===== flow/run.sh =====
#!/bin/bash
# the make line also repeats each setting of config.mk as NAME=value (left out here)
make -C /OpenROAD-flow-scripts/flow DESIGN_CONFIG=/design/flow/config.mk WORK_HOME=/design/flow/orfs CLKGATE_MAP_FILE= finish

===== flow/config.mk =====
export PLATFORM = sky130hd
export DESIGN_NAME = complex_mean_square
export DESIGN_NICKNAME = complex_mean_square
export VERILOG_FILES = /design/flow/design.v
export SDC_FILE = /design/flow/constraint.sdc
export NUM_CORES = 4
export LEC_CHECK = 0
export CAP_MARGIN = 20
export CORE_MARGIN = 2
export CORE_UTILIZATION = 70
export CTS_CLUSTER_SIZE = 50
export HOLD_SLACK_MARGIN = -0.08
export MAX_ROUTING_LAYER = met4
export SLEW_MARGIN = 20

===== flow/constraint.sdc =====
create_clock -name core_clock -period 9.56 [get_ports {i_clk}]
set_input_delay 1.9120 -clock core_clock [delete_from_list [all_inputs] [get_ports {i_clk}]]
set_output_delay 1.9120 -clock core_clock [all_outputs]
set_load 0.01 [all_outputs]

===== flow/design.v =====
module complex_adder_subtractor #(
    parameter WIDTH=32
) (
    input [WIDTH-1:0] a,
    input [WIDTH-1:0] b,
    input addNotSub,
    output reg [WIDTH-1:0] result
);
    always @(*) begin
        if (addNotSub) begin
            result[WIDTH-1:WIDTH/2] = a[WIDTH-1:WIDTH/2] + b[WIDTH-1:WIDTH/2];
            result[WIDTH/2-1:0] = a[WIDTH/2-1:0] + b[WIDTH/2-1:0];
        end else begin
            result[WIDTH-1:WIDTH/2] = a[WIDTH-1:WIDTH/2] - b[WIDTH-1:WIDTH/2];
            result[WIDTH/2-1:0] = a[WIDTH/2-1:0] - b[WIDTH/2-1:0];
        end
    end
endmodule
module complex_multiplier #(
    parameter WIDTH=32
) (
    input [WIDTH-1:0] a,
    input [WIDTH-1:0] b,
    output [2*WIDTH-1:0] result
);
    wire signed [WIDTH-1:0] a_real = { {(WIDTH/2+1){a[WIDTH/2-1]}}, a[WIDTH/2-1:0] };
    wire signed [WIDTH-1:0] b_real = { {(WIDTH/2+1){b[WIDTH/2-1]}}, b[WIDTH/2-1:0] };
    wire signed [WIDTH-1:0] a_img = { {(WIDTH/2+1){a[WIDTH-1]}}, a[WIDTH-1:WIDTH/2] };
    wire signed [WIDTH-1:0] b_img = { {(WIDTH/2+1){b[WIDTH-1]}}, b[WIDTH-1:WIDTH/2] };
    wire signed [WIDTH-1:0] result_real = a_real * b_real - a_img * b_img;
    wire signed [WIDTH-1:0] result_img = a_real * b_img + a_img * b_real;
    assign result[WIDTH-1:0] = result_real;
    assign result[2*WIDTH-1:WIDTH] = result_img;
endmodule
module complex_mean_square (
    input wire i_clk,
    input wire i_arst,
    input wire i_en,
    input wire [2:0] i_log2_samples,
    input wire        i_valid,
    input wire [31:0] i_y,
    input wire [31:0] i_y_hat,
    output reg        o_valid,
    output reg [63:0] o_data
);
    wire [31:0] y_diff_w;
    wire [63:0] sq_diff_complex_w;
    wire        sq_diff_valid_w;
    wire [63:0] sum_res_w;
    wire [8:0]  num_samples_w = 1 << i_log2_samples;
    reg [8:0]  sample_rx_cnt_r;
    reg [8:0]  sample_proc_cnt_r;
    reg [1:0]  state_r, next_state_r;
    localparam S_IDLE      = 2'b00;
    localparam S_INIT      = 2'b01;
    localparam S_COMPUTING = 2'b10;
    localparam S_FINALIZE  = 2'b11;
    complex_adder_subtractor #(.WIDTH(32)) y_difference_module (
        .a(i_y),
        .b(i_y_hat),
        .addNotSub(1'b0),
        .result(y_diff_w)
    );
    complex_multiplier cpow_calculator (
        .a(y_diff_w),
        .b(y_diff_w),
        .result(sq_diff_complex_w)
    );
    assign sq_diff_valid_w = i_valid;
    complex_adder_subtractor #(.WIDTH(64)) square_sum (
        .a(o_data),  
        .b(sq_diff_complex_w),
        .addNotSub(1'b1),
        .result(sum_res_w)
    );
    always @(posedge i_clk or posedge i_arst) begin
        if (i_arst)
            state_r <= S_IDLE;
        else
            state_r <= next_state_r;
    end
    always @(*) begin
        next_state_r = state_r;
        case (state_r)
            S_IDLE:      if (i_en) next_state_r = S_INIT;
            S_INIT:      next_state_r = S_COMPUTING;
            S_COMPUTING: if (sample_rx_cnt_r == num_samples_w && sample_proc_cnt_r == num_samples_w)
                             next_state_r = S_FINALIZE;
            S_FINALIZE:  next_state_r = S_IDLE;
            default:     next_state_r = S_IDLE;
        endcase
    end
    always @(posedge i_clk or posedge i_arst) begin
        if (i_arst) begin
            o_valid           <= 1'b0;
            o_data            <= 64'b0;
            sample_rx_cnt_r   <= 9'b0;
            sample_proc_cnt_r <= 9'b0;
        end else begin
            o_valid <= 1'b0;  
            case (state_r)
                S_INIT: begin
                    o_data            <= 64'b0;
                    sample_rx_cnt_r   <= 9'b0;
                    sample_proc_cnt_r <= 9'b0;
                end
                S_COMPUTING: begin
                    sample_rx_cnt_r <= sample_rx_cnt_r;
                    sample_proc_cnt_r <= sample_proc_cnt_r;
                    if (i_valid && sample_rx_cnt_r < num_samples_w) begin
                        sample_rx_cnt_r <= sample_rx_cnt_r + 1;
                    end
                    if (sq_diff_valid_w && !(sample_proc_cnt_r == num_samples_w)) begin
                        sample_proc_cnt_r <= sample_proc_cnt_r + 1;
                        o_data <= sum_res_w;
                    end
                end
                S_FINALIZE: begin
					o_valid        <= 1'b1;  
					o_data[31:0]   <= $signed(o_data[31:0]) >>> i_log2_samples;
					o_data[63:32]  <= $signed(o_data[63:32]) >>> i_log2_samples;
                end
            endcase
        end
    end
endmodule

==> results of run 1 <==
[timing repair]
action,in CTS,in global routing
gates resized,246,238
cloned,2,0
buffers inserted,36,57
pin swaps,170,209
endpoints found under the setup margin,42,44
[routing by layer]
layer	vias to the layer above	wire length (um)
li1	13900	-
met1	16600	41700
met2	2448	60500
met3	1017	14300
met4	0	12600
met5	-	0
[cell type report]
cell class              instances  area (um2)
flip-flops and latches         87        2180
well taps                     688         861
repair buffers                855        7330
repair inverters                1        11.3
fillers                      2332        5260
inverters                     980        3740
clock inverters                 6        51.3
multi-input cells            2860       32700
clock buffers                  10         229
diodes                         12        30.0
[metrics by stage]
step	area, um2	TNS (ps)	worst slack [ps]	hold WS (ps)
after floorplan	37500	-21900	-1280	393
after global placement	44200	-68470	-2320	458
after detailed placement	44200	-75120	-2520	463
after CTS	45700	-31200	-1320	474
after global routing	47100	-59810	-2190	513
final	47100	-50340	-1880	469
==> impl_metrics.env, run 1 <==
# physical design summary
export IMPL_outcome="finished with violations"
export IMPL_so_faults="setup timing"
export IMPL_cts_sinks=87
export IMPL_async_flop_share_pct=100
export IMPL_ys_cells=4072
export IMPL_ys_sh_xor_pct=3.60
export IMPL_place_congestion=1.00
export IMPL_grt_overflow_total=0
export IMPL_period_minus_slack_ps=11440
export IMPL_syn2layout_area_growth_pct=27.7
export IMPL_postCtsHoldBufs=0
export IMPL_syn_area_um2=36900
export IMPL_fin_util_pct=90.0
export IMPL_grt_use_met2_pct=71.9
export IMPL_warning_count=47
export IMPL_ys_types=78
export IMPL_critPathKind="input port to register"
export IMPL_fin_cells=5499
export IMPL_crit_family="adder cells"
export IMPL_dpl_hpwl_um=94100
export IMPL_root_buffer="clkbuf_16"
export IMPL_netlist_instances=4072
export IMPL_grt_max_degree=67
export IMPL_rows=84
export IMPL_edf_count=0
export IMPL_antenna_found_initial=7
export IMPL_slowest_delay_ps=570
export IMPL_cts_inserted_buffers=9
export IMPL_cp_startpoint="i_y[17]"
export IMPL_post_place_cells=5393
export IMPL_chipHeight_um=234
export IMPL_clk_latency_ps=370
export IMPL_timing_rr_start="o_data[15]$_DFFE_PP0P_"
export IMPL_ys_sh_simple_pct=11.3
export IMPL_grt_setup_unrepaired="yes"
export IMPL_endpoint="o_data[62]$_DFFE_PP0P_"
export IMPL_ys_sh_mux_pct=3.72
export IMPL_report_final_setup_viol=42
export IMPL_ys_flop_type="dfrtp_1"
export IMPL_cts_tree="done"
export IMPL_critPathBufInv=7
export IMPL_drt_total_wl_um=129000
export IMPL_min_delay_start="state_r[0]$_DFF_PP1_"
export IMPL_initCoreUtil_pct=70.4
export IMPL_crit_fanout=5
export IMPL_end_kind="register"
export IMPL_compound_area_share_pct=8.38
export IMPL_avgRoutedWirePerCell_um=23.5
export IMPL_clock_skew_ps=14.3
export IMPL_timing_final_ws_setup_ps=-1880
export IMPL_drtAntennaViolNets=0
export IMPL_logic_family="adder cells"
export IMPL_ys_seq_share_pct=5.91
export IMPL_common_cells="inv_1 (965), fa_1 (824), nor2_1 (418)"
export IMPL_holdPathStages=2
export IMPL_synth_area_per_cell_um2=9.05
export IMPL_cp_depth=38
export IMPL_drt_iter0_markers=3509
export IMPL_top_usage_layer="met2"
export IMPL_yosys_warnings=3
export IMPL_ios=136
export IMPL_vias_per_cell=6.17
export IMPL_finalCritPeriodShare_pct=120
export IMPL_cts_htree_levels=3
export IMPL_grt_pass1_vias=35000
export IMPL_fp_dieW_um=234
export IMPL_synth_nets=5284
export IMPL_gr_usage_met3_pct=8.78
export IMPL_fmax_mhz=87.4
export IMPL_adder_share_pct=55.5
export IMPL_final_hold_violation_count=0
export IMPL_drv_cap=0
export IMPL_num_nets_final=6006
export IMPL_hold_path_class="register to register"
export IMPL_path_clk_slew_ps=80
export IMPL_yosysMostFrequentCell="inv_1"
export IMPL_reg2reg_to="o_data[31]$_DFFE_PP0P_"
export IMPL_finalMaxSlewViolations=0
export IMPL_grt_pass1_wl_um=184000
export IMPL_r2r_cells=21
export IMPL_track_usage_pct=46.0
export IMPL_worstMarginPinSlew_ps=1130
export IMPL_core_um2=52300
export IMPL_route_detailed_drc=0
export IMPL_io_buffers=135
export IMPL_yosys_area_um2=36900
export IMPL_cts_buffer_depth=2
export IMPL_holdPathEnd="state_r[0]$_DFF_PP1_"
export IMPL_use_met1_pct=54.5
export IMPL_slowest_stage="fa_1"
export IMPL_synth_flops=87
export IMPL_chipArea_um2=54500
export IMPL_yosysTopAreaCellShare_pct=44.7
export IMPL_rrSetupSlack_ps=2820
export IMPL_arrival_ps=11750
export IMPL_start_kind="input port"
export IMPL_topCellsByArea="fa_1 (45%), ha_1 (11%), inv_1 (9.8%)"
export IMPL_slew_headroom_pct=24.4
export IMPL_first_pass_iters=7
export IMPL_top_area_cell="fa_1"
export IMPL_vias=33900
export IMPL_critical_path_required_ps=9870
==> inputs of run 2 (changes only) <==
- CORE_UTILIZATION: 70 -> 72
- CTS_CLUSTER_DIAMETER: default -> 35
- CTS_CLUSTER_SIZE: 50 -> default
- HOLD_SLACK_MARGIN: -0.08 -> default
- SETUP_SLACK_MARGIN: default -> 3.08
- clock period: 9.56 -> 11.1 ns (I/O delays scaled with it)
==> run 2 against run 1 <==
Still fails the layout checks on setup timing. Sequential share of layout area rose by 0.059 points. Register-to-register slack improved by 800 ps. Die size fell by 2.7%. First-iteration DRC count rose by 46%. Core utilization rose by 2.3 points. Via count rose by 6.0%. Worst hold slack improved by 4.7 ps. Clock-buffer cell count fell by 1. Critical path type unchanged.
==> impl_metrics.env, run 2 <==
# physical design summary
export IMPL_outcome="finished with violations"
export IMPL_so_faults="setup timing"
export IMPL_grt_pass1_wl_um=192000
export IMPL_core_um2=50400
export IMPL_holdPathStages=2
export IMPL_path_clk_slew_ps=70
export IMPL_period_minus_slack_ps=12460
export IMPL_holdPathEnd="state_r[0]$_DFF_PP1_"
export IMPL_topCellsByArea="fa_1 (45%), ha_1 (11%), inv_1 (9.8%)"
export IMPL_r2r_cells=21
export IMPL_ios=136
export IMPL_timing_final_ws_setup_ps=-1360
export IMPL_critPathKind="input port to register"
export IMPL_root_buffer="clkbuf_16"
export IMPL_drt_total_wl_um=148000
export IMPL_drv_cap=0
export IMPL_hold_path_class="register to register"
export IMPL_ys_types=78
export IMPL_fp_dieW_um=230
export IMPL_syn2layout_area_growth_pct=26.1
export IMPL_track_usage_pct=49.0
export IMPL_ys_flop_type="dfrtp_1"
export IMPL_vias_per_cell=6.69
export IMPL_ys_sh_simple_pct=11.3
export IMPL_logic_family="adder cells"
export IMPL_cts_tree="done"
export IMPL_chipHeight_um=230
export IMPL_clock_skew_ps=12.0
export IMPL_ys_sh_mux_pct=3.72
export IMPL_start_kind="input port"
export IMPL_yosysTopAreaCellShare_pct=44.7
export IMPL_grt_max_degree=77
export IMPL_top_area_cell="fa_1"
export IMPL_min_delay_start="state_r[0]$_DFF_PP1_"
export IMPL_common_cells="inv_1 (965), fa_1 (824), nor2_1 (418)"
export IMPL_netlist_instances=4072
export IMPL_fmax_mhz=80.2
export IMPL_slowest_delay_ps=950
export IMPL_drtAntennaViolNets=0
export IMPL_cts_buffer_depth=2
export IMPL_critical_path_required_ps=11310
export IMPL_synth_nets=5284
export IMPL_vias=36000
export IMPL_worstMarginPinSlew_ps=1250
export IMPL_cts_inserted_buffers=9
export IMPL_end_kind="register"
export IMPL_async_flop_share_pct=100
export IMPL_grt_pass1_vias=36000
export IMPL_adder_share_pct=55.5
export IMPL_syn_area_um2=36900
export IMPL_crit_family="adder cells"
export IMPL_fin_tns_setup_ps=-26410
export IMPL_slew_headroom_pct=16.0
export IMPL_chipArea_um2=53000
export IMPL_endpoint="o_data[30]$_DFFE_PP0P_"
export IMPL_ys_cells=4072
export IMPL_grt_overflow_total=0
export IMPL_clk_latency_ps=370
export IMPL_cts_htree_levels=3
export IMPL_rows=82
export IMPL_cp_depth=37
export IMPL_reg2reg_to="o_data[31]$_DFFE_PP0P_"
export IMPL_cts_sinks=87
export IMPL_arrival_ps=12680
export IMPL_ys_sh_xor_pct=3.60
export IMPL_drt_iter0_markers=5112
export IMPL_synth_area_per_cell_um2=9.05
export IMPL_warning_count=47
export IMPL_dpl_hpwl_um=92000
export IMPL_rrSetupSlack_ps=3620
export IMPL_route_detailed_drc=0
export IMPL_yosys_area_um2=36900
export IMPL_cp_startpoint="i_y_hat[1]"
export IMPL_fin_util_pct=92.3
export IMPL_place_congestion=0.997
export IMPL_num_nets_final=5888
export IMPL_yosys_warnings=3
export IMPL_first_pass_iters=11
export IMPL_slowest_stage="nor2_1"
export IMPL_yosysMostFrequentCell="inv_1"
export IMPL_synth_flops=87
export IMPL_finalMaxSlewViolations=0
export IMPL_critPathBufInv=11
export IMPL_ys_seq_share_pct=5.91
export IMPL_compound_area_share_pct=8.38
export IMPL_grt_setup_unrepaired="yes"
export IMPL_report_final_setup_viol=30
export IMPL_finalCritPeriodShare_pct=112
export IMPL_final_hold_violation_count=0
export IMPL_initCoreUtil_pct=73.2
export IMPL_crit_fanout=5
export IMPL_antenna_found_initial=21
export IMPL_io_buffers=135
export IMPL_avgRoutedWirePerCell_um=27.5
export IMPL_edf_count=0
export IMPL_timing_rr_start="o_data[15]$_DFFE_PP0P_"
[run 2: area by class of cell]
| type | instances | area, um2 |
|---|---|---|
| multi-input combinational | 2860 | 32900 |
| timing repair buffer | 738 | 6540 |
| inverter | 980 | 3730 |
| clock inverter | 7 | 56.3 |
| fill | 1811 | 3880 |
| tap | 672 | 841 |
| clock buffer | 9 | 225 |
| antenna | 28 | 70.1 |
| sequential | 87 | 2180 |
[run 2: routing by layer]
layer / part of all wire, % / routed length, um / vias up / global-route usage, %
li1: - / - / 13700 / -
met5: 0 / 0 / - / -
met3: 16 / 23900 / 1632 / 12.5
met4: 12 / 17700 / 0 / 34.7
met2: 43 / 63000 / 3567 / 75.8
met1: 29 / 43500 / 17100 / 56.0
[run 2: metrics by stage]
step	hold slack, ps	worst slack [ps]	std cells	area (um2)
global route	528	-1380	5380	46500
finish	474	-1360	5381	46500
detailed placement	467	-1310	5222	43000
global placement	457	-1140	5222	43000
CTS	478	-95.9	5299	44800
floorplan	393	-49.1	4072	37500
[run 2: timing repair]
action,4_1_cts,5_1_grt
pin swaps,209,153
cloned,1,1
setup endpoints to repair,53,53
gates resized,248,265
setup buffers,60,52
hold buffers,0,0
==> inputs of run 3 (changes only) <==
- CELL_PAD_IN_SITES_DETAIL_PLACEMENT: default -> 0
- CTS_CLUSTER_DIAMETER: 35 -> default
- GPL_TIMING_DRIVEN: default -> 1
- HOLD_SLACK_MARGIN: default -> -0.09
- MAX_ROUTING_LAYER: met4 -> default
- PLACE_DENSITY: default -> 0.65
- SETUP_SLACK_MARGIN: 3.08 -> -0.74
- SLEW_MARGIN: 20 -> 40
- TNS_END_PERCENT: default -> 20
- clock period: 11.1 -> 10.0 ns (I/O delays scaled with it)
==> run 3 against run 2 <==
Still fails the layout checks on setup timing. Register-to-register slack worse by 410 ps. Core utilization down 3.5 points. Synthesized cell count unchanged. Clock-buffer cell count unchanged. Highest routed layer is now met5.
==> impl_metrics.env, run 3 <==
# physical design summary
export IMPL_cts_inserted_buffers=9
export IMPL_num_nets_final=5929
export IMPL_vias=32600
export IMPL_ys_seq_share_pct=5.91
export IMPL_report_final_setup_viol=40
export IMPL_cts_buffer_depth=2
export IMPL_edf_count=0
export IMPL_slew_headroom_pct=40.1
export IMPL_yosysTopAreaCellShare_pct=44.7
export IMPL_topCellsByArea="fa_1 (45%), ha_1 (11%), inv_1 (9.8%)"
export IMPL_holdPathEnd="state_r[0]$_DFF_PP1_"
export IMPL_postCtsHoldBufs=0
export IMPL_rows=82
export IMPL_adder_share_pct=55.5
export IMPL_grt_pass1_vias=36000
export IMPL_cpMostUsedCell="fa_1"
export IMPL_async_flop_share_pct=100
export IMPL_io_buffers=135
export IMPL_fmax_mhz=86.4
export IMPL_synth_area_per_cell_um2=9.05
export IMPL_cts_sinks=87
export IMPL_clk_latency_ps=390
export IMPL_grt_setup_unrepaired="yes"
export IMPL_critical_path_required_ps=10250
export IMPL_arrival_ps=11820
export IMPL_synth_flops=87
export IMPL_grt_max_degree=72
export IMPL_crit_fanout=3
export IMPL_cp_depth=40
export IMPL_synth_nets=5284
export IMPL_core_um2=50400
export IMPL_yosysMostFrequentCell="inv_1"
export IMPL_r2r_cells=22
export IMPL_antenna_found_initial=6
export IMPL_route_detailed_drc=0
export IMPL_ys_types=78
export IMPL_start_kind="input port"
export IMPL_use_met1_pct=53.4
export IMPL_ys_sh_xor_pct=3.60
export IMPL_chipHeight_um=230
export IMPL_place_congestion=0.974
export IMPL_netlist_instances=4072
export IMPL_clock_skew_ps=21.4
export IMPL_finalCritPeriodShare_pct=116
export IMPL_end_kind="register"
export IMPL_logic_family="adder cells"
export IMPL_grt_overflow_total=0
export IMPL_finalMaxSlewViolations=0
export IMPL_chipArea_um2=53000
export IMPL_whs_ps=480
export IMPL_fp_dieW_um=230
export IMPL_common_cells="inv_1 (965), fa_1 (824), nor2_1 (418)"
export IMPL_cts_htree_levels=3
export IMPL_top_usage_layer="met2"
export IMPL_path_clk_slew_ps=90
export IMPL_ys_flop_type="dfrtp_1"
export IMPL_final_hold_violation_count=0
export IMPL_drt_iter0_markers=3347
export IMPL_holdPathStages=2
export IMPL_slowest_delay_ps=560
export IMPL_hold_path_class="register to register"
export IMPL_drv_cap=0
export IMPL_rrSetupSlack_ps=3210
export IMPL_timing_final_ws_setup_ps=-1580
export IMPL_ios=136
export IMPL_vias_per_cell=6.03
export IMPL_ys_cells=4072
export IMPL_min_delay_start="state_r[0]$_DFF_PP1_"
export IMPL_grt_use_met2_pct=75.6
export IMPL_compound_area_share_pct=8.38
export IMPL_outcome="finished with violations"
export IMPL_fin_util_pct=88.8
export IMPL_warning_count=47
export IMPL_cts_tree="done"
export IMPL_crit_family="adder cells"
export IMPL_dpl_hpwl_um=95100
export IMPL_syn2layout_area_growth_pct=21.4
export IMPL_avgRoutedWirePerCell_um=21.8
export IMPL_initCoreUtil_pct=73.2
export IMPL_first_pass_iters=9
export IMPL_ys_sh_mux_pct=3.72
export IMPL_period_minus_slack_ps=11580
export IMPL_gr_usage_met3_pct=9.72
export IMPL_yosys_area_um2=36900
export IMPL_so_faults="setup timing"
export IMPL_timing_rr_start="o_data[15]$_DFFE_PP0P_"
export IMPL_cp_startpoint="i_y_hat[1]"
export IMPL_drtAntennaViolNets=0
export IMPL_critPathKind="input port to register"
export IMPL_slowest_stage="fa_1"
export IMPL_critPathBufInv=10
export IMPL_drt_total_wl_um=118000
export IMPL_endpoint="o_data[25]$_DFFE_PP0P_"
export IMPL_grt_pass1_wl_um=186000
export IMPL_track_usage_pct=45.7
export IMPL_worstMarginPinSlew_ps=899
export IMPL_ys_sh_simple_pct=11.3
export IMPL_reg2reg_to="o_data[25]$_DFFE_PP0P_"
export IMPL_top_area_cell="fa_1"
export IMPL_root_buffer="clkbuf_16"
export IMPL_yosys_warnings=3
export IMPL_syn_area_um2=36900
-- run 3: final cells by class --
class,instances,area [um2]
Fill cell,2506,5630
Antenna cell,3,7.51
Clock inverter,7,86.3
Multi-Input combinational cell,2860,31200
Sequential cell,87,2180
Inverter,980,3690
Clock buffer,9,225
Timing Repair Buffer,779,6470
Tap cell,672,841
-- run 3: stage by stage --
stage | area [um2] | TNS [ps] | instances | worst slack, ps
after floorplan | 37100 | -18990 | 4072 | -1040
after global placement | 43700 | -48360 | 5362 | -1700
after detailed placement | 43700 | -55920 | 5362 | -2000
after CTS | 44300 | -31600 | 5382 | -1320
after global routing | 44700 | -51430 | 5395 | -1830
final | 44700 | -39780 | 5397 | -1580
-- run 3: metal layers --
layer / vias up / routed length, um
li1: 13800 / -
met1: 16000 / 38200
met2: 2062 / 56000
met3: 747 / 12400
met4: 4 / 11000
met5: - / 21
-- run 3: repair_timing --
item | 4_1_cts | 5_1_grt
hold endpoints to repair | 0 | 0
pin swaps | 33 | 64
setup endpoints to repair | 29 | 36
buffers inserted | 7 | 17
resized | 61 | 84
==> inputs of run 4 (changes only) <==
- CAP_MARGIN: 20 -> 10
- CELL_PAD_IN_SITES_DETAIL_PLACEMENT: 0 -> default
- CELL_PAD_IN_SITES_GLOBAL_PLACEMENT: default -> 3
- CORE_ASPECT_RATIO: default -> 1.88
- CORE_UTILIZATION: 72 -> 66
- GPL_TIMING_DRIVEN: 1 -> default
- HOLD_SLACK_MARGIN: -0.09 -> default
- MIN_ROUTING_LAYER: default -> met1
- PLACE_DENSITY: 0.65 -> 0.46
- SETUP_SLACK_MARGIN: -0.74 -> 1.97
- SLEW_MARGIN: 40 -> 20
- TNS_END_PERCENT: 20 -> 10
- clock period: 10.0 -> 7.52 ns (I/O delays scaled with it)
==> run 4 against run 3 <==
The flow now stops in global placement without I/O. Synthesized cell count stayed put. Die size is 9.1% higher. Area after synthesis stayed put.
==> impl_metrics.env, run 4 <==
# physical design summary
export IMPL_yosysTopAreaCellShare_pct=44.7
export IMPL_fp_dieW_um=176
export IMPL_yosys_warnings=3
export IMPL_netlist_instances=4072
export IMPL_adder_share_pct=55.5
export IMPL_top_area_cell="fa_1"
export IMPL_synth_nets=5284
export IMPL_ys_sh_mux_pct=3.72
export IMPL_async_flop_share_pct=100
export IMPL_rows=118
export IMPL_outcome="aborted with a tool error"
export IMPL_chipArea_um2=57900
export IMPL_yosys_area_um2=36900
export IMPL_ys_flop_type="dfrtp_1"
export IMPL_common_cells="inv_1 (965), fa_1 (824), nor2_1 (418)"
export IMPL_ys_cells=4072
export IMPL_syn_area_um2=36900
export IMPL_yosysMostFrequentCell="inv_1"
export IMPL_compound_area_share_pct=8.38
export IMPL_ys_seq_share_pct=5.91
export IMPL_initCoreUtil_pct=66.8
export IMPL_stop_stage="global placement without I/O"
export IMPL_topCellsByArea="fa_1 (45%), ha_1 (11%), inv_1 (9.8%)"
export IMPL_synth_flops=87
export IMPL_chipHeight_um=328
export IMPL_edf_count=0
export IMPL_error="[ERROR GPL-0301] Utilization 130.247 % exceeds 100%."
export IMPL_synth_area_per_cell_um2=9.05
export IMPL_core_um2=55200
export IMPL_logic_family="adder cells"
export IMPL_ys_sh_simple_pct=11.3
export IMPL_ys_types=78
export IMPL_ys_sh_xor_pct=3.60
==> inputs of run 5 (changes only) <==
- ABC_AREA: default -> 1
- CAP_MARGIN: 10 -> 20
- CELL_PAD_IN_SITES_GLOBAL_PLACEMENT: 3 -> default
- CORE_ASPECT_RATIO: 1.88 -> default
- CORE_UTILIZATION: 66 -> 63
- CTS_CLUSTER_DIAMETER: default -> 141
- GPL_ROUTABILITY_DRIVEN: default -> 0
- MAX_ROUTING_LAYER: default -> met5
- MIN_ROUTING_LAYER: met1 -> default
- PLACE_DENSITY: 0.46 -> default
- PLACE_DENSITY_LB_ADDON: default -> 0.25
- SETUP_SLACK_MARGIN: 1.97 -> 1.98
- SLEW_MARGIN: 20 -> 30
- TNS_END_PERCENT: 10 -> default
- clock period: 7.52 -> 8.11 ns (I/O delays scaled with it)
==> run 5 against run 4 <==
The flow stops in global routing. Area after synthesis grew 3.3%. Synthesized cell count grew 18%. Die size grew 7.9%.
==> impl_metrics.env, run 5 <==
# physical design summary
export IMPL_netlist_instances=4822
export IMPL_ys_flop_type="dfrtp_1"
export IMPL_grt_overflow_total=763
export IMPL_ios=136
export IMPL_synth_flops=87
export IMPL_synth_area_per_cell_um2=7.90
export IMPL_ys_sh_simple_pct=17.5
export IMPL_core_um2=60000
export IMPL_yosys_warnings=3
export IMPL_fp_dieW_um=250
export IMPL_top_area_cell="fa_1"
export IMPL_ys_types=54
export IMPL_root_buffer="clkbuf_16"
export IMPL_cts_sinks=87
export IMPL_cts_htree_levels=3
export IMPL_initCoreUtil_pct=63.4
export IMPL_ys_sh_mux_pct=0.105
export IMPL_yosys_area_um2=38100
export IMPL_async_flop_share_pct=100
export IMPL_io_buffers=135
export IMPL_topCellsByArea="fa_1 (43%), inv_1 (12%), ha_1 (10%)"
export IMPL_edf_count=0
export IMPL_synth_nets=6034
export IMPL_postCtsHoldBufs=0
export IMPL_chipHeight_um=250
export IMPL_post_place_cells=6294
export IMPL_error="[ERROR GRT-0232] Routing congestion too high. Check the congestion heatmap in the GUI."
export IMPL_compound_area_share_pct=7.53
export IMPL_stop_stage="global routing"
export IMPL_pre_cts_ws_ps=-2160
export IMPL_yosysTopAreaCellShare_pct=43.3
export IMPL_track_usage_pct=87.2
export IMPL_rows=90
export IMPL_logic_family="adder cells"
export IMPL_common_cells="inv_1 (1,175), nand2_1 (868), fa_1 (824)"
export IMPL_cts_buffer_depth=2
export IMPL_dpl_hpwl_um=106000
export IMPL_chipArea_um2=62400
export IMPL_ys_sh_xor_pct=1.86
export IMPL_ys_seq_share_pct=5.72
export IMPL_outcome="aborted with a tool error"
export IMPL_ys_cells=4822
export IMPL_yosysMostFrequentCell="inv_1"
export IMPL_adder_share_pct=53.7
export IMPL_syn_area_um2=38100
export IMPL_cts_inserted_buffers=9
[run 5: repair_timing]
action | in CTS
gates cloned | 4
setup buffers | 129
pin swaps | 380
gates resized | 831
setup endpoints to repair | 56
[run 5: metrics by stage]
step / util, % / instance area (um2)
2_1_floorplan: - / 39500
3_3_place_gp: 78.0 / 46800
3_5_place_dp: 78.0 / 46800
4_1_cts: 85.0 / 51000
[run 5: routing by layer]
| metal | GRT overflow | global-route usage [%] |
|---|---|---|
| met5 | 4 | 58.3 |
| met2 | 456 | 99.4 |
| met4 | 234 | 89.6 |
| met1 | 33 | 83.6 |
| met3 | 36 | 79.2 |
==> inputs of run 6 (changes only) <==
- ABC_AREA: 1 -> default
- CORE_ASPECT_RATIO: default -> 1.54
- CTS_CLUSTER_DIAMETER: 141 -> 178
- CTS_CLUSTER_SIZE: default -> 15
- GPL_ROUTABILITY_DRIVEN: 0 -> default
- MAX_ROUTING_LAYER: met5 -> default
- PLACE_DENSITY: default -> 0.41
- PLACE_DENSITY_LB_ADDON: 0.25 -> default
- SETUP_SLACK_MARGIN: 1.98 -> default
- SLEW_MARGIN: 30 -> 20
- TNS_END_PERCENT: default -> 25
- clock period: 8.11 -> 13.5 ns (I/O delays scaled with it)
==> run 6 against run 5 <==
The run now finishes clean. Die size fell by 3.0%. Area after synthesis shrank 3.2%. Synthesized cell count shrank 16%.
==> impl_metrics.env, run 6 <==
# physical design summary
export IMPL_route_detailed_drc=0
export IMPL_drv_cap=0
export IMPL_fin_tns_setup_ps=0
export IMPL_dpl_hpwl_um=88500
export IMPL_outcome="finished clean"
export IMPL_ys_cells=4072
export IMPL_core_um2=58200
export IMPL_ys_seq_share_pct=5.91
export IMPL_slowest_stage="fa_1"
export IMPL_slew_headroom_pct=34.8
export IMPL_initCoreUtil_pct=63.3
export IMPL_cts_sinks=87
export IMPL_adder_share_pct=55.5
export IMPL_clk_latency_ps=370
export IMPL_vias_per_cell=5.70
export IMPL_holdPathStages=2
export IMPL_grt_overflow_total=0
export IMPL_common_cells="inv_1 (965), fa_1 (824), nor2_1 (418)"
export IMPL_drt_iter0_markers=1907
export IMPL_rrSetupSlack_ps=6630
export IMPL_yosysTopAreaCellShare_pct=44.7
export IMPL_topCellsByArea="fa_1 (45%), ha_1 (11%), inv_1 (9.8%)"
export IMPL_finalCritPeriodShare_pct=95.4
export IMPL_cpMostUsedCell="fa_1"
export IMPL_arrival_ps=13120
export IMPL_cts_inserted_buffers=9
export IMPL_cts_htree_levels=3
export IMPL_track_usage_pct=37.8
export IMPL_place_congestion=0.930
export IMPL_yosysMostFrequentCell="inv_1"
export IMPL_endpoint="o_data[63]$_DFFE_PP0P_"
export IMPL_yosys_area_um2=36900
export IMPL_grt_pass1_wl_um=172000
export IMPL_num_nets_final=5384
export IMPL_chipArea_um2=60500
export IMPL_ys_sh_xor_pct=3.60
export IMPL_edf_count=0
export IMPL_grt_pass1_vias=31000
export IMPL_clock_skew_ps=13.9
export IMPL_hold_path_class="register to register"
export IMPL_vias=28300
export IMPL_fp_dieW_um=199
export IMPL_path_clk_slew_ps=70
export IMPL_wirelength_met1_um=39100
export IMPL_end_kind="register"
export IMPL_grt_max_degree=73
export IMPL_logic_family="adder cells"
export IMPL_async_flop_share_pct=100
export IMPL_compound_area_share_pct=8.38
export IMPL_warning_count=44
export IMPL_met2WireLength_um=52100
export IMPL_r2r_cells=20
export IMPL_cp_startpoint="i_y_hat[1]"
export IMPL_slowest_delay_ps=540
export IMPL_antenna_found_initial=7
export IMPL_period_minus_slack_ps=12880
export IMPL_ys_sh_mux_pct=3.72
export IMPL_pre_cts_ws_ps=64.7
export IMPL_met3_length_um=8450
export IMPL_syn_area_um2=36900
export IMPL_finalMaxSlewViolations=0
export IMPL_reg2reg_to="o_data[30]$_DFFE_PP0P_"
export IMPL_post_place_cells=4944
export IMPL_first_pass_iters=5
export IMPL_fin_cells=4963
export IMPL_report_final_setup_viol=0
export IMPL_start_kind="input port"
export IMPL_timing_final_ws_setup_ps=616
export IMPL_top_area_cell="fa_1"
export IMPL_ys_sh_simple_pct=11.3
export IMPL_synth_area_per_cell_um2=9.05
export IMPL_crit_fanout=18
export IMPL_final_hold_violation_count=0
export IMPL_crit_family="adder cells"
export IMPL_highest_layer="met5"
export IMPL_fmax_mhz=77.6
export IMPL_drtAntennaViolNets=0
export IMPL_synth_nets=5284
export IMPL_critPathBufInv=7
export IMPL_chipHeight_um=304
export IMPL_critical_path_required_ps=13740
export IMPL_ys_flop_type="dfrtp_1"
export IMPL_cts_tree="done"
export IMPL_drt_total_wl_um=106000
export IMPL_rows=110
export IMPL_cp_depth=39
export IMPL_synth_flops=87
export IMPL_holdPathEnd="state_r[0]$_DFF_PP1_"
export IMPL_worstMarginPinSlew_ps=976
export IMPL_critPathKind="input port to register"
export IMPL_min_delay_start="state_r[0]$_DFF_PP1_"
export IMPL_avgRoutedWirePerCell_um=21.5
export IMPL_ios=136
export IMPL_yosys_warnings=3
export IMPL_netlist_instances=4072
export IMPL_root_buffer="clkbuf_16"
export IMPL_syn2layout_area_growth_pct=8.12
export IMPL_ys_types=78
export IMPL_timing_rr_start="o_data[15]$_DFFE_PP0P_"
export IMPL_io_buffers=135
export IMPL_grt_setup_unrepaired="no"
export IMPL_cts_buffer_depth=2
## run 6: metal layers
| layer | track usage [%] | vias to the layer above |
|---|---|---|
| met5 | 0 | - |
| met4 | 20.1 | 8 |
| met3 | 7.71 | 313 |
| met2 | 63.3 | 1044 |
| met1 | 45.9 | 14300 |
| li1 | - | 12700 |
## run 6: final cells by class
class                      count  area [um2]
clock inverter                 5        80.1
fill                        4953       18400
multi-input combinational   2860       30600
clock buffer                  11         253
sequential                    87        2180
inverter                     980        3680
tap                          784         981
timing repair buffer         234        2100
antenna                        2        5.00
## run 6: timing repair
action                                  CTS  global route
hold buffers                              0             0
resized                                   0             6
buffers inserted                          0             1
endpoints found under the setup margin    0             2
## run 6: per-stage QoR
stage                     hold WS [ps]  cell area (um2)  utilization, %
after floorplan                    393            36900               -
after global placement             458            39500            67.8
after detailed placement           466            39500            67.8
after CTS                          475            39800            68.4
after global routing               506            39900            68.5
final                              471            39900            68.5
==> inputs of run 7 (changes only) <==
- CORE_ASPECT_RATIO: 1.54 -> default
- CORE_UTILIZATION: 63 -> 33
- CTS_CLUSTER_DIAMETER: 178 -> default
- CTS_CLUSTER_SIZE: 15 -> default
- PLACE_DENSITY: 0.41 -> default
- TNS_END_PERCENT: 25 -> default
- clock period: 13.5 -> 16.0 ns (I/O delays scaled with it)
==> run 7 against run 6 <==
Still clean on timing, DRC and antenna. Final cell count grew 14%. Worst hold slack is essentially flat. Die size is 89% higher. Critical path type unchanged. Critical endpoint is now o_data[62]$_DFFE_PP0P_. Largest cell class unchanged.
==> impl_metrics.env, run 7 <==
# physical design summary
export IMPL_cp_depth=41
export IMPL_seq_area_um2=2180
export IMPL_netlist_instances=4072
export IMPL_ys_types=78
export IMPL_dpl_hpwl_um=90800
export IMPL_edf_count=0
export IMPL_worstMarginPinSlew_ps=1030
export IMPL_drv_cap=0
export IMPL_timing_final_ws_setup_ps=1680
export IMPL_end_kind="register"
export IMPL_finalMaxSlewViolations=0
export IMPL_crit_family="AND-OR/OR-AND gates"
export IMPL_synth_nets=5284
export IMPL_final_hold_violation_count=0
export IMPL_outcome="finished clean"
export IMPL_track_usage_pct=20.2
export IMPL_synth_area_per_cell_um2=9.05
export IMPL_synth_flops=87
export IMPL_pre_cts_ws_ps=1300
export IMPL_fin_cells=5634
export IMPL_grt_pass1_wl_um=179000
export IMPL_fin_tns_setup_ps=0
export IMPL_post_place_cells=5618
export IMPL_compound_area_share_pct=8.38
export IMPL_chipArea_um2=114000
export IMPL_critical_path_required_ps=16310
export IMPL_grt_max_degree=72
export IMPL_hold_path_class="register to register"
export IMPL_endpoint="o_data[62]$_DFFE_PP0P_"
export IMPL_slowest_delay_ps=820
export IMPL_ys_sh_simple_pct=11.3
export IMPL_cts_buffer_depth=2
export IMPL_whs_ps=470
export IMPL_logic_area_um2=30600
export IMPL_num_nets_final=5353
export IMPL_clk_latency_ps=370
export IMPL_cp_startpoint="i_y_hat[0]"
export IMPL_crit_fanout=10
export IMPL_drtAntennaViolNets=0
export IMPL_fin_util_pct=36.6
export IMPL_holdPathEnd="state_r[0]$_DFF_PP1_"
export IMPL_diodes=0
export IMPL_reg2reg_to="o_data[30]$_DFFE_PP0P_"
export IMPL_critPathBufInv=8
export IMPL_fmax_mhz=69.8
export IMPL_cts_tree="done"
export IMPL_slowest_stage="xor2_2"
export IMPL_async_flop_share_pct=100
export IMPL_rrSetupSlack_ps=8860
export IMPL_initCoreUtil_pct=33.3
export IMPL_place_congestion=0.920
export IMPL_ys_cells=4072
export IMPL_yosysMostFrequentCell="inv_1"
export IMPL_chipHeight_um=338
export IMPL_arrival_ps=14630
export IMPL_ys_flop_type="dfrtp_1"
export IMPL_drt_total_wl_um=112000
export IMPL_postCtsHoldBufs=0
export IMPL_drt_iter0_markers=1958
export IMPL_grt_overflow_total=0
export IMPL_path_clk_slew_ps=70
export IMPL_core_um2=111000
export IMPL_ys_sh_mux_pct=3.72
export IMPL_r2r_cells=19
export IMPL_num_fill_cells=11200
export IMPL_cts_inserted_buffers=9
export IMPL_fp_dieW_um=338
export IMPL_post_cts_setup_buffers=0
export IMPL_cts_htree_levels=3
export IMPL_vias=28000
export IMPL_slew_headroom_pct=31.2
export IMPL_timing_rr_start="o_data[15]$_DFFE_PP0P_"
export IMPL_grt_pass1_vias=30200
export IMPL_rows=122
export IMPL_adder_share_pct=55.5
export IMPL_top_area_cell="fa_1"
export IMPL_yosys_area_um2=36900
export IMPL_syn_area_um2=36900
export IMPL_syn2layout_area_growth_pct=9.81
export IMPL_avgRoutedWirePerCell_um=19.8
export IMPL_vias_per_cell=4.97
export IMPL_yosys_warnings=3
export IMPL_yosysTopAreaCellShare_pct=44.7
export IMPL_grt_setup_unrepaired="no"
export IMPL_antenna_found_initial=2
export IMPL_holdPathStages=2
export IMPL_report_final_setup_viol=0
export IMPL_io_buffers=135
export IMPL_ys_seq_share_pct=5.91
export IMPL_topCellsByArea="fa_1 (45%), ha_1 (11%), inv_1 (9.8%)"
export IMPL_finalCritPeriodShare_pct=89.5
export IMPL_clock_skew_ps=6.75
export IMPL_ios=136
export IMPL_period_minus_slack_ps=14320
export IMPL_logic_family="adder cells"
export IMPL_cts_resized=0
export IMPL_cts_sinks=87
export IMPL_common_cells="inv_1 (965), fa_1 (824), nor2_1 (418)"
export IMPL_first_pass_iters=5
export IMPL_route_detailed_drc=0
export IMPL_root_buffer="clkbuf_16"
export IMPL_critPathKind="input port to register"
export IMPL_min_delay_start="state_r[0]$_DFF_PP1_"
export IMPL_start_kind="input port"
export IMPL_warning_count=42
export IMPL_ys_sh_xor_pct=3.60
-- run 7: through the flow --
step / cell area, um2
CTS: 40500
finish: 40500
global placement: 40200
global route: 40500
floorplan: 36900
detailed placement: 40200
-- run 7: final cells by class --
| type | instances | area share, % |
|---|---|---|
| Tap cell | 1488 | 4.60 |
| Sequential cell | 87 | 5.39 |
| Inverter | 980 | 9.10 |
| Multi-Input combinational cell | 2860 | 75.6 |
| Clock buffer | 11 | 0.600 |
| Timing Repair Buffer | 203 | 4.57 |
| Clock inverter | 5 | 0.158 |
-- run 7: layer usage --
metal	part of all wire [%]	vias up	GRT usage [%]
met3	6.9	185	3.07
met5	0	-	0
met1	42	14300	27.0
met4	3.7	0	6.31
li1	-	12600	-
met2	47	945	33.6
==> inputs of run 8 (changes only) <==
- CELL_PAD_IN_SITES_DETAIL_PLACEMENT: default -> 2
- CORE_MARGIN: 2 -> 9
- CORE_UTILIZATION: 33 -> 40
- TNS_END_PERCENT: default -> 60
- clock period: 16.0 -> 13.5 ns (I/O delays scaled with it)
==> run 8 against run 7 <==
The layout now fails its checks (capacitance limit, slew limit, setup timing). Clock skew grew 33 ps. Non-clock buffer count grew 69. Wire length grew 120%. Largest cell class unchanged. Register-to-register slack lost 3800 ps. Global-route usage grew 18 points. Final cell count shrank 4.0%. Die size shrank 9.6%. Critical path depth is the same. Clock-buffer cell count shrank 1.
==> impl_metrics.env, run 8 <==
# physical design summary
export IMPL_num_nets_final=5422
export IMPL_synth_flops=87
export IMPL_drv_cap=2
export IMPL_cts_htree_levels=3
export IMPL_cp_startpoint="i_y_hat[0]"
export IMPL_cpMostUsedCell="fa_1"
export IMPL_io_buffers=135
export IMPL_netlist_instances=4072
export IMPL_yosysTopAreaCellShare_pct=44.7
export IMPL_topCellsByArea="fa_1 (45%), ha_1 (11%), inv_1 (9.8%)"
export IMPL_track_usage_pct=38.5
export IMPL_clk_latency_ps=440
export IMPL_crit_fanout=12
export IMPL_gr_usage_met3_pct=13.4
export IMPL_vias=37500
export IMPL_ios=136
export IMPL_finalCritPeriodShare_pct=118
export IMPL_cts_sinks=87
export IMPL_outcome="finished with violations"
export IMPL_first_pass_iters=8
export IMPL_critPathKind="input port to register"
export IMPL_critPathBufInv=8
export IMPL_ys_sh_simple_pct=11.3
export IMPL_compound_area_share_pct=8.38
export IMPL_hold_path_class="register to register"
export IMPL_route_detailed_drc=0
export IMPL_adder_share_pct=55.5
export IMPL_core_um2=90700
export IMPL_cts_tree="done"
export IMPL_antenna_found_initial=33
export IMPL_min_delay_start="state_r[0]$_DFF_PP1_"
export IMPL_initCoreUtil_pct=40.7
export IMPL_yosys_warnings=3
export IMPL_ys_sh_mux_pct=3.72
export IMPL_warning_count=44
export IMPL_holdPathEnd="state_r[0]$_DFF_PP1_"
export IMPL_syn_area_um2=36900
export IMPL_slowest_delay_ps=880
export IMPL_grt_overflow_total=0
export IMPL_ys_seq_share_pct=5.91
export IMPL_place_congestion=0.900
export IMPL_ys_types=78
export IMPL_avgRoutedWirePerCell_um=44.8
export IMPL_critical_path_required_ps=13790
export IMPL_so_faults="capacitance limit, slew limit, setup timing"
export IMPL_dpl_hpwl_um=155000
export IMPL_rows=110
export IMPL_period_minus_slack_ps=15890
export IMPL_pre_cts_ws_ps=-1000
export IMPL_grt_pass1_vias=41200
export IMPL_ys_flop_type="dfrtp_1"
export IMPL_holdPathStages=2
export IMPL_slew_headroom_pct=-34.1
export IMPL_grt_pass1_wl_um=287000
export IMPL_timing_final_ws_setup_ps=-2390
export IMPL_vias_per_cell=6.93
export IMPL_top_area_cell="fa_1"
export IMPL_report_final_setup_viol=30
export IMPL_chipHeight_um=322
export IMPL_grt_use_met2_pct=63.8
export IMPL_async_flop_share_pct=100
export IMPL_reg2reg_to="o_data[11]$_DFFE_PP0P_"
export IMPL_rrSetupSlack_ps=5040
export IMPL_yosys_area_um2=36900
export IMPL_arrival_ps=16180
export IMPL_yosysMostFrequentCell="inv_1"
export IMPL_r2r_cells=19
export IMPL_drt_iter0_markers=5050
export IMPL_fin_tns_setup_ps=-28810
export IMPL_fmax_mhz=62.9
export IMPL_crit_family="adder cells"
export IMPL_cts_buffer_depth=2
export IMPL_synth_area_per_cell_um2=9.05
export IMPL_ys_cells=4072
export IMPL_end_kind="register"
export IMPL_grt_max_degree=66
export IMPL_synth_nets=5284
export IMPL_cp_depth=41
export IMPL_whs_ps=488
export IMPL_common_cells="inv_1 (965), fa_1 (824), nor2_1 (418)"
export IMPL_drtAntennaViolNets=0
export IMPL_final_hold_violation_count=0
export IMPL_path_clk_slew_ps=110
export IMPL_timing_rr_start="o_data[8]$_DFFE_PP0P_"
export IMPL_worstMarginPinSlew_ps=2010
export IMPL_grt_setup_unrepaired="yes"
export IMPL_chipArea_um2=103000
export IMPL_syn2layout_area_growth_pct=11.4
export IMPL_slowest_stage="fa_1"
export IMPL_drt_total_wl_um=242000
export IMPL_cts_inserted_buffers=9
export IMPL_finalMaxSlewViolations=4
export IMPL_endpoint="o_data[63]$_DFFE_PP0P_"
export IMPL_edf_count=0
export IMPL_fp_dieW_um=322
export IMPL_root_buffer="clkbuf_16"
export IMPL_ys_sh_xor_pct=3.60
export IMPL_top_usage_layer="met2"
export IMPL_use_met1_pct=37.7
export IMPL_logic_family="adder cells"
export IMPL_start_kind="input port"
export IMPL_clock_skew_ps=39.4
export IMPL_postCtsHoldBufs=0
## run 8: cell type report
class | instances | area (um2)
well taps | 1176 | 1470
clock inverters | 6 | 50.0
diodes | 18 | 45.0
multi-input cells | 2860 | 31000
clock buffers | 10 | 229
fillers | 9636 | 49600
repair buffers | 272 | 2430
inverters | 980 | 3710
flip-flops and latches | 87 | 2180
## run 8: what timing repair did
action | in CTS | in global routing
setup endpoints to repair | 7 | 24
gates resized | 27 | 81
gates cloned | 0 | 0
setup buffers | 7 | 30
pin swaps | 3 | 23
## run 8: through the flow
stage | utilization [%] | cell area, um2 | std cells
finish | 45.3 | 41100 | 5409
global route | 45.2 | 41000 | 5393
CTS | 44.6 | 40400 | 5362
floorplan | - | 36900 | 4072
global placement | 44.1 | 40000 | 5339
detailed placement | 44.1 | 40000 | 5339
## run 8: metal layers
| metal | up-vias | part of all wire, % |
|---|---|---|
| met4 | 60 | 14 |
| met5 | - | 0.42 |
| met3 | 2217 | 14 |
| met1 | 18500 | 29 |
| li1 | 12700 | - |
| met2 | 3947 | 43 |
==> inputs of run 9 (changes only) <==
- CELL_PAD_IN_SITES_DETAIL_PLACEMENT: 2 -> 0
- CORE_MARGIN: 9 -> 2
- CORE_UTILIZATION: 40 -> 66
- GPL_TIMING_DRIVEN: default -> 1
- PLACE_DENSITY_LB_ADDON: default -> 0.02
- SETUP_SLACK_MARGIN: default -> 1.57
- SLEW_MARGIN: 20 -> 40
- TNS_END_PERCENT: 60 -> 20
- clock period: 13.5 -> 6.25 ns (I/O delays scaled with it)
==> run 9 against run 8 <==
The layout fails its checks (setup timing). Non-clock buffer count rose by 580. Critical path depth did not move. Final cell count rose by 2.5%. Via count fell by 15%. Global-route usage rose by 2.0 points. Clock-buffer cell count did not move. Area after synthesis did not move. First-iteration DRC count fell by 51%. Critical endpoint is now o_data[30]$_DFFE_PP0P_.
==> impl_metrics.env, run 9 <==
# physical design summary
export IMPL_outcome="finished with violations"
export IMPL_so_faults="setup timing"
export IMPL_crit_family="adder cells"
export IMPL_synth_area_per_cell_um2=9.05
export IMPL_edf_count=0
export IMPL_clk_latency_ps=380
export IMPL_async_flop_share_pct=100
export IMPL_endpoint="o_data[30]$_DFFE_PP0P_"
export IMPL_logic_family="adder cells"
export IMPL_ys_sh_simple_pct=11.3
export IMPL_holdPathEnd="state_r[0]$_DFF_PP1_"
export IMPL_drt_total_wl_um=112000
export IMPL_ys_sh_mux_pct=3.72
export IMPL_first_pass_iters=6
export IMPL_cts_buffer_depth=2
export IMPL_core_um2=55200
export IMPL_timing_rr_start="o_data[15]$_DFFE_PP0P_"
export IMPL_grt_max_degree=66
export IMPL_warning_count=45
export IMPL_grt_setup_unrepaired="yes"
export IMPL_logic_area_um2=31900
export IMPL_root_buffer="clkbuf_16"
export IMPL_cts_htree_levels=3
export IMPL_grt_pass1_wl_um=178000
export IMPL_common_cells="inv_1 (965), fa_1 (824), nor2_1 (418)"
export IMPL_crit_fanout=3
export IMPL_slowest_stage="or4_4"
export IMPL_num_nets_final=6002
export IMPL_vias=31700
export IMPL_yosysTopAreaCellShare_pct=44.7
export IMPL_final_hold_violation_count=0
export IMPL_ys_sh_xor_pct=3.60
export IMPL_clock_skew_ps=17.2
export IMPL_ys_types=78
export IMPL_drt_iter0_markers=2492
export IMPL_cts_sinks=87
export IMPL_num_fill_cells=3368
export IMPL_fp_dieW_um=240
export IMPL_grt_overflow_total=0
export IMPL_drtAntennaViolNets=0
export IMPL_r2r_cells=21
export IMPL_cpMostUsedCell="fa_1"
export IMPL_rrSetupSlack_ps=-140
export IMPL_ys_cells=4072
export IMPL_slew_headroom_pct=45.7
export IMPL_yosys_warnings=3
export IMPL_cts_tree="done"
export IMPL_worstMarginPinSlew_ps=815
export IMPL_finalMaxSlewViolations=0
export IMPL_holdPathStages=2
export IMPL_antenna_found_initial=1
export IMPL_synth_nets=5284
export IMPL_route_detailed_drc=0
export IMPL_rows=86
export IMPL_adder_share_pct=55.5
export IMPL_io_buffers=135
export IMPL_ys_seq_share_pct=5.91
export IMPL_initCoreUtil_pct=66.8
export IMPL_period_minus_slack_ps=10390
export IMPL_end_kind="register"
export IMPL_netlist_instances=4072
export IMPL_slowest_delay_ps=580
export IMPL_track_usage_pct=40.5
export IMPL_fmax_mhz=96.3
export IMPL_pre_cts_ws_ps=-5030
export IMPL_timing_final_ws_setup_ps=-4140
export IMPL_avgRoutedWirePerCell_um=20.3
export IMPL_chipHeight_um=240
export IMPL_postCtsHoldBufs=0
export IMPL_arrival_ps=10610
export IMPL_syn2layout_area_growth_pct=25.3
export IMPL_synth_flops=87
export IMPL_ios=136
export IMPL_ys_flop_type="dfrtp_1"
export IMPL_reg2reg_to="o_data[31]$_DFFE_PP0P_"
export IMPL_grt_pass1_vias=33900
export IMPL_whs_ps=489
export IMPL_place_congestion=0.973
export IMPL_dpl_hpwl_um=91600
export IMPL_yosysMostFrequentCell="inv_1"
export IMPL_start_kind="input port"
export IMPL_critical_path_required_ps=6470
export IMPL_report_final_setup_viol=55
export IMPL_drv_cap=0
export IMPL_critPathBufInv=11
export IMPL_min_delay_start="state_r[0]$_DFF_PP1_"
export IMPL_compound_area_share_pct=8.38
export IMPL_topCellsByArea="fa_1 (45%), ha_1 (11%), inv_1 (9.8%)"
export IMPL_chipArea_um2=57800
export IMPL_hold_path_class="register to register"
export IMPL_yosys_area_um2=36900
export IMPL_seq_area_um2=2180
export IMPL_cp_depth=41
export IMPL_cp_startpoint="i_y_hat[1]"
export IMPL_vias_per_cell=5.71
export IMPL_cts_inserted_buffers=9
export IMPL_top_area_cell="fa_1"
export IMPL_finalCritPeriodShare_pct=166
export IMPL_syn_area_um2=36900
export IMPL_path_clk_slew_ps=80
export IMPL_critPathKind="input port to register"
==> run 9: area by class of cell <==
cell class                      instances  share of cell area, %
Tap cell                              748                   2.03
Timing Repair Buffer                  852                   15.6
Antenna cell                            2                 0.0108
Multi-Input combinational cell       2860                   68.9
Clock buffer                           10                  0.517
Clock inverter                          6                  0.119
Sequential cell                        87                   4.72
Inverter                              980                   8.05
==> run 9: metrics by stage <==
stage | util [%] | std cells | area (um2) | setup TNS [ps]
floorplan | - | 4072 | 37400 | -149170
global placement | 80.7 | 5484 | 44500 | -205110
detailed placement | 80.7 | 5484 | 44500 | -209700
CTS | 82.6 | 5532 | 45600 | -158240
global route | 83.7 | 5543 | 46200 | -178310
finish | 83.7 | 5545 | 46200 | -164390
==> run 9: per-layer routing <==
layer / vias up / share of wire [%] / track usage, %
met5: - / 0 / 0
met4: 0 / 7.5 / 24.9
met3: 418 / 8.6 / 7.10
met2: 1538 / 48 / 66.0
met1: 15800 / 36 / 50.6
li1: 13900 / - / -
==> run 9: what timing repair did <==
action,CTS,global route
setup buffers,32,11
pin swaps,155,139
gates resized,148,128
endpoints found under the setup margin,57,62
==> inputs of run 10 (changes only) <==
- ABC_AREA: default -> 0
- CAP_MARGIN: 20 -> 5
- CELL_PAD_IN_SITES_DETAIL_PLACEMENT: 0 -> default
- CORE_UTILIZATION: 66 -> 72
- CTS_CLUSTER_DIAMETER: default -> 37
- CTS_CLUSTER_SIZE: default -> 30
- GPL_TIMING_DRIVEN: 1 -> default
- PLACE_DENSITY: default -> 0.4
- PLACE_DENSITY_LB_ADDON: 0.02 -> default
- SETUP_SLACK_MARGIN: 1.57 -> 2.37
- SLEW_MARGIN: 40 -> 20
- TNS_END_PERCENT: 20 -> default
- clock period: 6.25 -> 10.4 ns (I/O delays scaled with it)
==> run 10 against run 9 <==
The flow now stops in global routing. Die size decreased by 8.2%. Synthesized cell count is the same. Area after synthesis unchanged.
==> impl_metrics.env, run 10 <==
# physical design summary
export IMPL_outcome="aborted with a tool error"
export IMPL_stop_stage="global routing"
export IMPL_dpl_hpwl_um=95000
export IMPL_chipArea_um2=53000
export IMPL_yosys_area_um2=36900
export IMPL_cts_sinks=87
export IMPL_rows=82
export IMPL_ys_seq_share_pct=5.91
export IMPL_root_buffer="clkbuf_16"
export IMPL_yosysTopAreaCellShare_pct=44.7
export IMPL_edf_count=0
export IMPL_logic_family="adder cells"
export IMPL_synth_area_per_cell_um2=9.05
export IMPL_adder_share_pct=55.5
export IMPL_chipHeight_um=230
export IMPL_cts_inserted_buffers=9
export IMPL_topCellsByArea="fa_1 (45%), ha_1 (11%), inv_1 (9.8%)"
export IMPL_cts_htree_levels=3
export IMPL_postPlaceCellArea_um2=43800
export IMPL_syn_area_um2=36900
export IMPL_yosysMostFrequentCell="inv_1"
export IMPL_async_flop_share_pct=100
export IMPL_io_buffers=135
export IMPL_synth_nets=5284
export IMPL_synth_flops=87
export IMPL_netlist_instances=4072
export IMPL_place_congestion=0.986
export IMPL_fp_dieW_um=230
export IMPL_ys_sh_xor_pct=3.60
export IMPL_top_area_cell="fa_1"
export IMPL_ys_sh_simple_pct=11.3
export IMPL_ys_sh_mux_pct=3.72
export IMPL_ys_types=78
export IMPL_yosys_warnings=3
export IMPL_initCoreUtil_pct=73.2
export IMPL_cts_buffer_depth=2
export IMPL_ys_cells=4072
export IMPL_core_um2=50400
export IMPL_ys_flop_type="dfrtp_1"
export IMPL_common_cells="inv_1 (965), fa_1 (824), nor2_1 (418)"
export IMPL_compound_area_share_pct=8.38
export IMPL_ios=136
-- run 10: metrics by stage --
stage | utilization, % | setup WS (ps) | hold WS, ps | std cells
3_5_place_dp | 87.0 | -1910 | 517 | 5329
3_3_place_gp | 87.0 | -1700 | 458 | 5329
4_1_cts | 90.5 | -553 | 532 | 5387
2_1_floorplan | - | -609 | 393 | 4072
-- run 10: repair_timing --
action | 4_1_cts
endpoints found under the setup margin | 52
setup buffers | 42
hold buffers | 0
gates resized | 340
pin swaps | 244
==> inputs of run 11 (changes only) <==
- ABC_AREA: 0 -> default
- CAP_MARGIN: 5 -> 30
- CTS_CLUSTER_DIAMETER: 37 -> default
- CTS_CLUSTER_SIZE: 30 -> 49
- HOLD_SLACK_MARGIN: default -> 0.28
- PLACE_DENSITY: 0.4 -> default
- SETUP_SLACK_MARGIN: 2.37 -> -0.7
- clock period: 10.4 -> 9.38 ns (I/O delays scaled with it)
==> run 11 against run 10 <==
The layout now fails its checks (setup timing). Synthesized cell count unchanged. Area after synthesis stayed put. Die size did not move.
==> impl_metrics.env, run 11 <==
# physical design summary
export IMPL_outcome="finished with violations"
export IMPL_so_faults="setup timing"
export IMPL_topCellsByArea="fa_1 (45%), ha_1 (11%), inv_1 (9.8%)"
export IMPL_worstMarginPinSlew_ps=991
export IMPL_hold_path_class="register to register"
export IMPL_rows=82
export IMPL_finalMaxSlewViolations=0
export IMPL_num_nets_final=5964
export IMPL_dpl_hpwl_um=98200
export IMPL_cp_depth=38
export IMPL_timing_rr_start="o_data[10]$_DFFE_PP0P_"
export IMPL_vias_per_cell=6.21
export IMPL_io_buffers=135
export IMPL_crit_fanout=10
export IMPL_netlist_instances=4072
export IMPL_clk_latency_ps=390
export IMPL_yosysTopAreaCellShare_pct=44.7
export IMPL_slowest_stage="fa_2"
export IMPL_yosys_warnings=3
export IMPL_avgRoutedWirePerCell_um=23.3
export IMPL_grt_pass1_vias=36900
export IMPL_drt_total_wl_um=127000
export IMPL_finalCritPeriodShare_pct=121
export IMPL_period_minus_slack_ps=11370
export IMPL_cpMostUsedCell="fa_1"
export IMPL_ys_seq_share_pct=5.91
export IMPL_common_cells="inv_1 (965), fa_1 (824), nor2_1 (418)"
export IMPL_pre_cts_ws_ps=-2700
export IMPL_track_usage_pct=47.9
export IMPL_path_clk_slew_ps=90
export IMPL_slew_headroom_pct=33.9
export IMPL_cts_buffer_depth=2
export IMPL_compound_area_share_pct=8.38
export IMPL_ys_types=78
export IMPL_ys_sh_simple_pct=11.3
export IMPL_warning_count=47
export IMPL_fmax_mhz=87.9
export IMPL_place_congestion=1.02
export IMPL_critPathKind="input port to register"
export IMPL_holdPathEnd="state_r[0]$_DFF_PP1_"
export IMPL_cts_inserted_buffers=9
export IMPL_end_kind="register"
export IMPL_rrSetupSlack_ps=2550
export IMPL_cts_htree_levels=3
export IMPL_syn_area_um2=36900
export IMPL_postCtsHoldBufs=0
export IMPL_synth_nets=5284
export IMPL_r2r_cells=24
export IMPL_start_kind="input port"
export IMPL_grt_overflow_total=0
export IMPL_ys_sh_mux_pct=3.72
export IMPL_critPathBufInv=11
export IMPL_drtAntennaViolNets=0
export IMPL_final_hold_violation_count=0
export IMPL_synth_flops=87
export IMPL_grt_pass1_wl_um=193000
export IMPL_drv_cap=0
export IMPL_postPlaceCellArea_um2=43900
export IMPL_route_detailed_drc=0
export IMPL_antenna_found_initial=6
export IMPL_fp_dieW_um=230
export IMPL_holdPathStages=2
export IMPL_ys_cells=4072
export IMPL_cts_tree="done"
export IMPL_vias=33700
export IMPL_root_buffer="clkbuf_16"
export IMPL_grt_setup_unrepaired="yes"
export IMPL_ys_flop_type="dfrtp_1"
export IMPL_drt_iter0_markers=3677
export IMPL_slowest_delay_ps=640
export IMPL_chipHeight_um=230
export IMPL_initCoreUtil_pct=73.2
export IMPL_critical_path_required_ps=9650
export IMPL_cts_sinks=87
export IMPL_top_area_cell="fa_1"
export IMPL_clock_skew_ps=22.8
export IMPL_min_delay_start="state_r[0]$_DFF_PP1_"
export IMPL_edf_count=0
export IMPL_logic_family="adder cells"
export IMPL_yosysMostFrequentCell="inv_1"
export IMPL_first_pass_iters=9
export IMPL_syn2layout_area_growth_pct=22.8
export IMPL_endpoint="o_data[28]$_DFFE_PP0P_"
export IMPL_arrival_ps=11640
export IMPL_grt_max_degree=70
export IMPL_timing_final_ws_setup_ps=-1990
export IMPL_crit_family="adder cells"
export IMPL_ys_sh_xor_pct=3.60
export IMPL_design_area_um2=45300
export IMPL_async_flop_share_pct=100
export IMPL_cp_startpoint="i_y_hat[3]"
export IMPL_reg2reg_to="o_data[28]$_DFFE_PP0P_"
export IMPL_yosys_area_um2=36900
export IMPL_fin_util_pct=89.9
export IMPL_report_final_setup_viol=42
export IMPL_ios=136
export IMPL_chipArea_um2=53000
export IMPL_core_um2=50400
export IMPL_adder_share_pct=55.5
export IMPL_synth_area_per_cell_um2=9.05
-- run 11: repair_timing --
item                       in CTS  in global routing
resized                        70                110
setup endpoints to repair      38                 39
pin swaps                      53                 98
setup buffers                  14                 33
-- run 11: layout make-up --
cell class | count | area (um2)
clock inverter | 7 | 83.8
clock buffer | 9 | 225
multi-input combinational | 2860 | 31600
sequential | 87 | 2180
fill | 2356 | 5090
inverter | 980 | 3710
antenna | 2 | 5.00
tap | 672 | 841
timing repair buffer | 814 | 6650
-- run 11: metal layers --
layer,up-vias,global-route usage [%],wire length (um)
met5,-,0,44
met4,6,35.5,12300
met3,1033,13.3,16100
met2,2592,77.2,58700
met1,16300,55.0,39500
li1,13800,-,-
-- run 11: through the flow --
step | hold WS [ps] | setup TNS [ps] | std cells
after floorplan | 393 | -28000 | 4072
after global placement | 461 | -71260 | 5371
after detailed placement | 478 | -79500 | 5372
after CTS | 491 | -44570 | 5400
after global routing | 501 | -63540 | 5430
final | 487 | -50930 | 5431
